==> flow/design.v <==
module PWM_duty_cycle (
    input clk,            
    input rst,            
    input pwm_in,         
    output reg [7:0] duty_cycle   
);
    reg [15:0] high_count, total_count;   
    reg pwm_prev;        
    reg update_flag;     
    reg first_period;    
    always @(posedge clk or posedge rst) begin
        if (rst) begin
            high_count <= 0;
            total_count <= 0;
            duty_cycle <= 0;
            pwm_prev <= 0;
            update_flag <= 0;
            first_period <= 1;   
        end else begin
            total_count <= total_count + 1;
            if (pwm_in) high_count <= high_count + 1;
            if (pwm_prev && ~pwm_in) begin
                if (!first_period && total_count > 0) begin
                    duty_cycle <= (high_count * 100) / total_count;   
                end
                first_period <= 0;   
                high_count <= 0;
                total_count <= 0;
            end
            pwm_prev <= pwm_in;   
        end
    end
endmodule
==> flow/config.mk <==
export PLATFORM = sky130hd
export DESIGN_NAME = PWM_duty_cycle
export DESIGN_NICKNAME = PWM_duty_cycle
export VERILOG_FILES = /design/flow/design.v
export SDC_FILE = /design/flow/constraint.sdc
export NUM_CORES = 4
export LEC_CHECK = 0
export CAP_MARGIN = 20
export CORE_ASPECT_RATIO = 0.5
export CORE_MARGIN = 2
export CORE_UTILIZATION = 40
export PLACE_DENSITY_LB_ADDON = 0.05
export SLEW_MARGIN = 20
export TNS_END_PERCENT = 10
==> flow/constraint.sdc <==
create_clock -name core_clock -period 110.0 [get_ports {clk}]
set_input_delay 22.0000 -clock core_clock [delete_from_list [all_inputs] [get_ports {clk}]]
set_output_delay 22.0000 -clock core_clock [all_outputs]
set_load 0.01 [all_outputs]
run.sh (not shown) runs the stock make flow with config.mk's settings and CLKGATE_MAP_FILE=.
The baseline completed without violations.
Change:
Settings changed: CELL_PAD_IN_SITES_GLOBAL_PLACEMENT from default to 2, CORE_ASPECT_RATIO 0.5 to 0.73, CORE_MARGIN 2 to 9, CORE_UTILIZATION 40 to 52, CTS_CLUSTER_DIAMETER from default to 53, GPL_TIMING_DRIVEN from default to 0, MIN_ROUTING_LAYER from default to met2, SLEW_MARGIN 20 to 15, TNS_END_PERCENT 10 to 45.
Now the flow failed in 3_1_place_gp_skip_io; synthesized area is unchanged; die size shrinks by about a fifth; synthesized cell count stays the same.
Change:
Settings changed: CORE_MARGIN 9 to 2, CORE_UTILIZATION 52 to 68, CTS_CLUSTER_DIAMETER 53 to default, GPL_TIMING_DRIVEN 0 to default, MIN_ROUTING_LAYER met2 to default, SETUP_SLACK_MARGIN from default to -2.0.
=>
- The new run stopped in 3_1_place_gp_skip_io on FLW-0024
- die size shrinks by 30%
- synthesized cell count is unchanged
- synthesized area does not change
Change:
Settings changed: CORE_MARGIN 2 to 5, CORE_UTILIZATION 68 to 19, GPL_TIMING_DRIVEN from default to 0, MIN_ROUTING_LAYER from default to met2, SETUP_SLACK_MARGIN -2.0 to default.
Result:
- The new run produced a clean layout
- synthesized cell count stays the same
- synthesized area is unchanged
- die size grows to 3.6 times its value
Change:
Settings changed: CORE_ASPECT_RATIO 0.73 to default, CORE_MARGIN 5 to 2, CORE_UTILIZATION 19 to 68, GPL_TIMING_DRIVEN 0 to default, MIN_ROUTING_LAYER met2 to default, PLACE_DENSITY_LB_ADDON 0.05 to 0.2, SLEW_MARGIN 15 to 5, TNS_END_PERCENT 45 to 70.
The new run stopped in 3_1_place_gp_skip_io (FLW-0024).
Synthesized cell count is unchanged.
Die area came out lower by well over a third.
Area after synthesis does not change.
Change:
Settings changed: CELL_PAD_IN_SITES_GLOBAL_PLACEMENT 2 to default, CORE_ASPECT_RATIO from default to 1.72, CORE_UTILIZATION 68 to 45, GPL_ROUTABILITY_DRIVEN from default to 0, PLACE_DENSITY_LB_ADDON 0.2 to 0.05, SLEW_MARGIN 5 to 20, TNS_END_PERCENT 70 to 10.
What happened:
- Now the flow finished with timing, DRC and antenna clean
- synthesized area does not change
- die area goes up by 50%
- synthesized cell count does not change

Starts from the design.v that is shown in full above.
clock: 65.2 ns
lec_check: 0
abc_area: 1
cap_margin: 20
core_margin: 2
core_utilization: 72
cts_cluster_diameter: 255
cts_cluster_size: 98
place_density: 0.38
slew_margin: 20
tns_end_percent: 10
The starting point completed, yet does not pass: setup timing.
Rerun with:
--- a/flow/config.mk
+++ b/flow/config.mk
@@ -10,7 +10,4 @@
 export CORE_MARGIN = 2
-export CORE_UTILIZATION = 72
-export CTS_CLUSTER_DIAMETER = 255
-export CTS_CLUSTER_SIZE = 98
-export PLACE_DENSITY = 0.38
+export CORE_UTILIZATION = 69
+export CTS_CLUSTER_SIZE = 72
 export SLEW_MARGIN = 20
-export TNS_END_PERCENT = 10
==> flow/constraint.sdc (replaced) <==
create_clock -name core_clock -period 46.2 [get_ports {clk}]
set_input_delay 9.2400 -clock core_clock [delete_from_list [all_inputs] [get_ports {clk}]]
set_output_delay 9.2400 -clock core_clock [all_outputs]
set_load 0.01 [all_outputs]
What happened:
- The changed run did not get past 3_5_place_dp (DPL-0038)
- synthesized area stays the same
- synthesized cell count stays the same
- die area came out higher by 4.3%
Rerun with:
--- a/flow/config.mk
+++ b/flow/config.mk
@@ -7,7 +7,6 @@
 export LEC_CHECK = 0
-export ABC_AREA = 1
 export CAP_MARGIN = 20
 export CORE_MARGIN = 2
-export CORE_UTILIZATION = 69
-export CTS_CLUSTER_SIZE = 72
+export CORE_UTILIZATION = 65
+export MAX_ROUTING_LAYER = met4
 export SLEW_MARGIN = 20
==> flow/constraint.sdc (replaced) <==
create_clock -name core_clock -period 84.0 [get_ports {clk}]
set_input_delay 16.8000 -clock core_clock [delete_from_list [all_inputs] [get_ports {clk}]]
set_output_delay 16.8000 -clock core_clock [all_outputs]
set_load 0.01 [all_outputs]
What happened:
- The new run finished but failed the layout checks on setup timing
- die area rose by 0.43%
- area after synthesis came out lower by 5.4%
- synthesized cell count came out lower by 21%
Rerun with:
--- a/flow/config.mk
+++ b/flow/config.mk
@@ -9,4 +9,3 @@
 export CORE_MARGIN = 2
-export CORE_UTILIZATION = 65
-export MAX_ROUTING_LAYER = met4
+export CORE_UTILIZATION = 63
 export SLEW_MARGIN = 20
==> flow/constraint.sdc (replaced) <==
create_clock -name core_clock -period 111.0 [get_ports {clk}]
set_input_delay 22.2000 -clock core_clock [delete_from_list [all_inputs] [get_ports {clk}]]
set_output_delay 22.2000 -clock core_clock [all_outputs]
set_load 0.01 [all_outputs]
After rerunning:
- This time the run passed the timing, DRC and antenna checks
- first-iteration DRC count goes down by a quarter to a third
- cell area is lower by about a fifth
- setup slack improved by 12000 ps
Rerun with:
--- a/flow/config.mk
+++ b/flow/config.mk
@@ -7,5 +7,8 @@
 export LEC_CHECK = 0
+export ABC_AREA = 1
 export CAP_MARGIN = 20
 export CORE_MARGIN = 2
-export CORE_UTILIZATION = 63
+export CORE_UTILIZATION = 72
+export PLACE_DENSITY = 0.38
 export SLEW_MARGIN = 20
+export TNS_END_PERCENT = 10
==> flow/constraint.sdc (replaced) <==
create_clock -name core_clock -period 65.2 [get_ports {clk}]
set_input_delay 13.0400 -clock core_clock [delete_from_list [all_inputs] [get_ports {clk}]]
set_output_delay 13.0400 -clock core_clock [all_outputs]
set_load 0.01 [all_outputs]
Outcome: The new run reached the layout checks and failed them: setup timing. Maximum frequency grows by well over a third. Synthesized area increases by a few percent. Clock-buffer cell count is unchanged. Utilization rises by 18 points. Global-route usage increases by 4.1 points. Hold slack gets worse by 39 ps.
Rerun with:
--- a/flow/config.mk
+++ b/flow/config.mk
@@ -9,4 +9,6 @@
 export CAP_MARGIN = 20
+export CORE_ASPECT_RATIO = 0.93
 export CORE_MARGIN = 2
 export CORE_UTILIZATION = 72
+export CTS_CLUSTER_SIZE = 10
 export PLACE_DENSITY = 0.38
Result: The changed run completed, yet does not pass: setup timing. Worst setup slack got worse by 1300 ps. Wire length rose by 9.2%. Global-route usage came out lower by 0.16 points. First-iteration DRC count climbs by 42%. Cell count increases by 0.94%. Worst hold slack got worse by 13 ps.
